==> flow/design.v <==
module pow2_LUT(
    input logic [1:0] selector, 
    output logic [31:0] out
);
always_comb 
begin
    case(selector)
        2'b00: out = 32'b1_0000000000000000000000000000000;
        2'b01: out = 32'b0_1101011101000100111111001100101;
        2'b10: out = 32'b0_1011010100000100111100110011001;
        2'b11: out = 32'b0_1001100000110111111100000101000;
        default: out = 'b0;
    endcase
end
endmodule
module LPW_pow2 #(
    parameter POW_FW = 15, 
    parameter POW_BW = 16,
    parameter BW = 8, 
    parameter FW = 2
)(
    input [BW-1:0] vec_in,
    output [POW_BW-1:0] vec_out
);
wire [BW-1:FW] int_part;
wire [FW-1:0] frac_part;
wire [BW-1:FW] shift_int;
wire [31:0] LUT_out;
wire [31:0] LUT_inter;
wire [BW-1:0] comp_in;
assign comp_in = ~vec_in + 1;
assign int_part = comp_in[BW-1:FW];
assign frac_part = comp_in[FW-1:0];
pow2_LUT LUT(
    .selector(frac_part),
    .out(LUT_out)
);
assign LUT_inter = LUT_out >> int_part;
assign vec_out = LUT_inter[31:16];
endmodule
module pow2 #(
    parameter BW = 8,
    parameter VEC_SIZE = 5,
    parameter FW = 2,
    parameter POW_BW = 16,
    parameter POW_FW = 15
)(
    input [VEC_SIZE-1:0][BW-1:0] vec_in,
    input [BW-1:0] max_in,
    output [VEC_SIZE-1:0][POW_BW-1:0] pow_out
);
wire [VEC_SIZE-1:0][BW-1:0] normed_in;
genvar i;
generate
    for(i = 0; i < VEC_SIZE; i++)
    begin : c
        assign normed_in[i] = vec_in[i] - max_in;
    end
endgenerate
generate
    for (i = 0; i < VEC_SIZE; i++)
    begin : pow_gen
        LPW_pow2 #(.BW(BW), .FW(FW), .POW_BW(POW_BW), .POW_FW(POW_FW)) power_linear (
            .vec_in(normed_in[i]),
            .vec_out(pow_out[i])
        );
    end
endgenerate
endmodule
module int_max #(
    parameter BW = 8,
    parameter FW = 2,
    parameter VEC_SIZE = 5
    )(
    input wire [VEC_SIZE-1:0][BW-1:0] int_max_in,
    output wire [BW-1:0] max_out
);
wire [2*VEC_SIZE-1:1][BW-1:0] int_max_tree;
function [BW-1:0] ciel;
    input [BW-1:0] in_val;
    begin
        if(in_val[FW-1:0] != 0)
        begin
            ciel = {in_val[BW-1:FW], 2'b00} + {{BW-3{1'b0}},3'b100};
        end
        else
        begin
            ciel = {in_val[BW-1:FW], 2'b00};
        end
    end
endfunction
genvar i;
generate
    for(i = 0; i < VEC_SIZE; i = i + 1)
    begin : base
        assign int_max_tree[i + VEC_SIZE] = ciel(int_max_in[i]);
    end
    for(i = VEC_SIZE-1; i > 0; i = i - 1)
    begin : rest
        assign int_max_tree[i] = ($signed(int_max_tree[i*2]) < $signed(int_max_tree[i*2 + 1]))? int_max_tree[i*2+1] : int_max_tree[i*2];
    end
endgenerate
assign max_out = int_max_tree[1];
endmodule
module reduction #(
    parameter BW = 16,
    parameter FW = 15,
    parameter OUT_BW = 16,
    parameter OUT_FW = 6,
    parameter VEC_SIZE = 5
)(
    input wire [VEC_SIZE-1:0][BW-1:0] vec_in,
    output wire [OUT_BW-1:0] vec_out
);
    wire [2*VEC_SIZE-1:1][31:0] tree;
    genvar i;
    generate
        for(i = 0; i < VEC_SIZE; i++)
        begin : a
            assign tree[i + VEC_SIZE] = {{(32-BW){1'b0}}, vec_in[i]};
        end
        for(i = VEC_SIZE-1; i > 0; i--)
        begin : b
            assign tree[i] = tree[2*i] + tree[2*i+1];
        end
    endgenerate
    assign vec_out = tree[1][24:9];
endmodule
module unnormed_softmax #(
    parameter BW = 8,
    parameter FW = 2,
    parameter POW_BW = 16,
    parameter POW_FW = 15,
    parameter ACCUM_BW = 16,
    parameter ACCUM_FW = 6,
    parameter VEC_SIZE = 4
)(
    input [VEC_SIZE-1:0][BW-1:0] vec_in,
    output [VEC_SIZE-1:0][POW_BW-1:0] vec_out,
    output [BW-1:0] max_out,
    output [ACCUM_BW-1:0] sum_out
);
    wire [BW-1:0] max_val;
    int_max #(.BW(BW), .FW(FW), .VEC_SIZE(VEC_SIZE)) max_instance(
        .int_max_in(vec_in),
        .max_out(max_val)
    );
    wire [VEC_SIZE-1:0][POW_BW-1:0] pow_vals;
    pow2 #( .BW(BW), .VEC_SIZE(VEC_SIZE), .FW(FW), .POW_BW(POW_BW), .POW_FW(POW_FW)) pow_2_unit(
        .vec_in(vec_in),
        .max_in(max_val),
        .pow_out(pow_vals)
    );
    wire [ACCUM_BW-1:0] sum;
    reduction #(.BW(POW_BW), .FW(POW_FW), .OUT_BW(ACCUM_BW), .OUT_FW(ACCUM_FW), .VEC_SIZE(VEC_SIZE)) accum_unit(
        .vec_in(pow_vals),
        .vec_out(sum)
    );
    assign vec_out = pow_vals;
    assign sum_out = sum;
    assign max_out = max_val;
endmodule
module reciep_MLUT (
    input logic [3:0] selector,
    output logic [15:0] value
);
always_comb 
begin  
    case(selector)
        'd0: value = 16'b1000000001000001;
        'd1: value = 16'b1111111111100000;
        'd2: value = 16'b1111111111110110;
        'd3: value = 16'b1111111111111011;
        'd4: value = 16'b1111111111111101;
        'd5: value = 16'b1111111111111110;
        'd6: value = 16'b1111111111111111;
        'd7: value = 16'b1111111111111111;
        'd8: value = 16'b0;
        'd9: value = 16'b0; 
        default:
        value = 'b0;
    endcase
end
endmodule
module reciep_CLUT (
    input logic [3:0] selector,
    output logic [31:0] value
);
always_comb 
begin  
    case(selector)
        'd0: value = 32'b00000000000111111111111111000000;
        'd1: value = 32'b00000000000000000001100000000000;
        'd2: value = 32'b00000000000000000000110101010101;
        'd3: value = 32'b00000000000000000000100101010101;
        'd4: value = 32'b00000000000000000000011100110011;
        'd5: value = 32'b00000000000000000000010111011101;
        'd6: value = 32'b00000000000000000000010001001001;
        'd7: value = 32'b00000000000000000000110101010101;
        'd8: value = 32'b00000000000000000000001111000111;
        'd9: value = 32'b00000000000000000000001101100000;
        default:
        value = 'b0;
    endcase
end
endmodule
module norm #(
    parameter BW = 8,
    parameter ACCUM_BW = 16,
    parameter ACCUM_FW = 6,
    parameter VEC_SIZE = 10
)(
    input [VEC_SIZE-1:0][ACCUM_BW-1:0] vec_in,
    input [ACCUM_BW-1:0] denom_in,
    input [BW-1:0] max,
    output [VEC_SIZE-1:0][31:0] vec_out
);
logic [3:0] sel_wire;
assign sel_wire = denom_in[ACCUM_FW+3:ACCUM_FW];
wire [15:0] m_val;
wire [31:0] c_val;
wire [31:0] reciep_val_mult;
wire [31:0] reciep_val;
reciep_MLUT MLUT(
    .selector(sel_wire),
    .value(m_val)
);
reciep_CLUT CLUT(
    .selector(sel_wire),
    .value(c_val)
);
assign reciep_val_mult = m_val *  denom_in;
assign reciep_val = reciep_val_mult + c_val;
wire [VEC_SIZE-1:0][31:0] div_out;
genvar i;
generate
    for(i = 0; i < VEC_SIZE; i++) 
    begin : a
        assign div_out[i] = vec_in[i] * reciep_val;
    end
endgenerate
generate
    for(i = 0; i < VEC_SIZE; i++) 
    begin : p
        assign vec_out[i] = div_out[i];
    end
endgenerate
endmodule
module softermax #(
    parameter BW = 8,
    parameter FW = 2,
    parameter POW_BW = 16,
    parameter POW_FW = 6,
    parameter ACCUM_BW = 16,
    parameter ACCUM_FW = 6,
    parameter VEC_SIZE = 10
)(
    input clk,
    input  [VEC_SIZE*BW-1:0] unnormed_in,
    output [VEC_SIZE*32-1:0] final_softmax
);
    logic [ACCUM_BW-1:0] sum_out;
    logic [VEC_SIZE-1:0][POW_BW-1:0] pow_out;
    logic [BW-1:0] max_out;
    logic [ACCUM_BW-1:0] sum_out_q;
    logic [VEC_SIZE-1:0][POW_BW-1:0] pow_out_q;
    logic [BW-1:0] max_out_q;
    logic [VEC_SIZE-1:0][31:0] soft_out;
    logic [VEC_SIZE-1:0][31:0] soft_out_q;
    logic [VEC_SIZE-1:0][BW-1:0] unnormed_in_q;
    always_ff @(posedge clk)
    begin
        unnormed_in_q <= unnormed_in;
        sum_out_q <= sum_out;
        pow_out_q <= pow_out;
        max_out_q <= max_out;
        soft_out_q <= soft_out;
    end
    unnormed_softmax #(.VEC_SIZE(VEC_SIZE), .BW(BW), .FW(FW), .POW_BW(POW_BW), .POW_FW(POW_FW), .ACCUM_BW(ACCUM_BW), .ACCUM_FW(ACCUM_FW)) unnormed_instance(
        .vec_in(unnormed_in_q),
        .vec_out(pow_out),
        .sum_out(sum_out),
        .max_out(max_out)
    );
    norm #(.VEC_SIZE(VEC_SIZE), .BW(BW), .ACCUM_BW(ACCUM_BW), .ACCUM_FW(ACCUM_FW)) norm_unit(
        .vec_in(pow_out_q),
        .denom_in(sum_out_q),
        .max(max_out_q),
        .vec_out(soft_out)
    );
    assign final_softmax = soft_out_q;
endmodule
export LEC_CHECK = 0
export CAP_MARGIN = 20
export CORE_MARGIN = 2
export CORE_UTILIZATION = 33
export CTS_CLUSTER_DIAMETER = 273
export PLACE_DENSITY_LB_ADDON = 0.18
export SLEW_MARGIN = 30
create_clock -name core_clock -period 9.68 [get_ports {clk}]
run.sh (not shown) runs the stock make flow with config.mk's settings and CLKGATE_MAP_FILE=.
The first run finished but failed the layout checks on setup timing.
Then changed:
- CORE_UTILIZATION: 33 -> 68
- CTS_CLUSTER_DIAMETER: 273 -> unset
- PLACE_DENSITY_LB_ADDON: 0.18 -> unset
- SLEW_MARGIN: 30 -> 20
- TNS_END_PERCENT: unset -> 5
- clock period: 9.68 -> 13.2 ns (I/O delays scaled with it)
The new run finished but failed the layout checks on setup timing.
Via count rises by 1.5%.
Worst hold slack degrades by 0.16 ns.
Cell area goes down by 11%.
Synthesized cell count is unchanged.
Area after synthesis stays the same.
Routed wire length went down by 13%.
Die size shrinks by 51%.
Core utilization is higher by 36 points.
Cell count came out lower by 18%.
Then changed:
- CORE_UTILIZATION: 68 -> 40
- SETUP_SLACK_MARGIN: unset -> -1.6
- TNS_END_PERCENT: 5 -> unset
- clock period: 13.2 -> 17.1 ns (I/O delays scaled with it)
The changed run produced a layout that fails on setup timing.
Synthesized cell count is unchanged.
Wire length goes down by 1.9%.
Then changed:
- CORE_UTILIZATION: 40 -> 72
- CTS_CLUSTER_DIAMETER: unset -> 366
- CTS_CLUSTER_SIZE: unset -> 51
- PLACE_DENSITY: unset -> 0.35
- SETUP_SLACK_MARGIN: -1.6 -> -0.6
- clock period: 17.1 -> 9.47 ns (I/O delays scaled with it)
Outcome:
- Now the flow did not get past global routing (5_1_grt)
- die area went down by 44%
- area after synthesis does not change
- synthesized cell count stays the same
Then changed:
- CORE_UTILIZATION: 72 -> 40
- CTS_CLUSTER_DIAMETER: 366 -> unset
- CTS_CLUSTER_SIZE: 51 -> unset
- PLACE_DENSITY: 0.35 -> unset
- SETUP_SLACK_MARGIN: -0.6 -> unset
- clock period: 9.47 -> 17.1 ns (I/O delays scaled with it)
Now the flow produced a clean layout.
Die size grows by 79%.
Synthesized area stays the same.
Synthesized cell count is unchanged.
Then changed:
- CAP_MARGIN: 20 -> 15
- CORE_UTILIZATION: 40 -> 72
- CTS_CLUSTER_SIZE: unset -> 72
- PLACE_DENSITY: unset -> 0.67
- SLEW_MARGIN: 20 -> 35
- clock period: 17.1 -> 14.6 ns (I/O delays scaled with it)
This time the run completed, yet does not pass: setup timing.
Maximum frequency stays flat.
Flip-flop count is unchanged.
Register-to-register slack loses 2.5 ns.
Area after synthesis is unchanged.
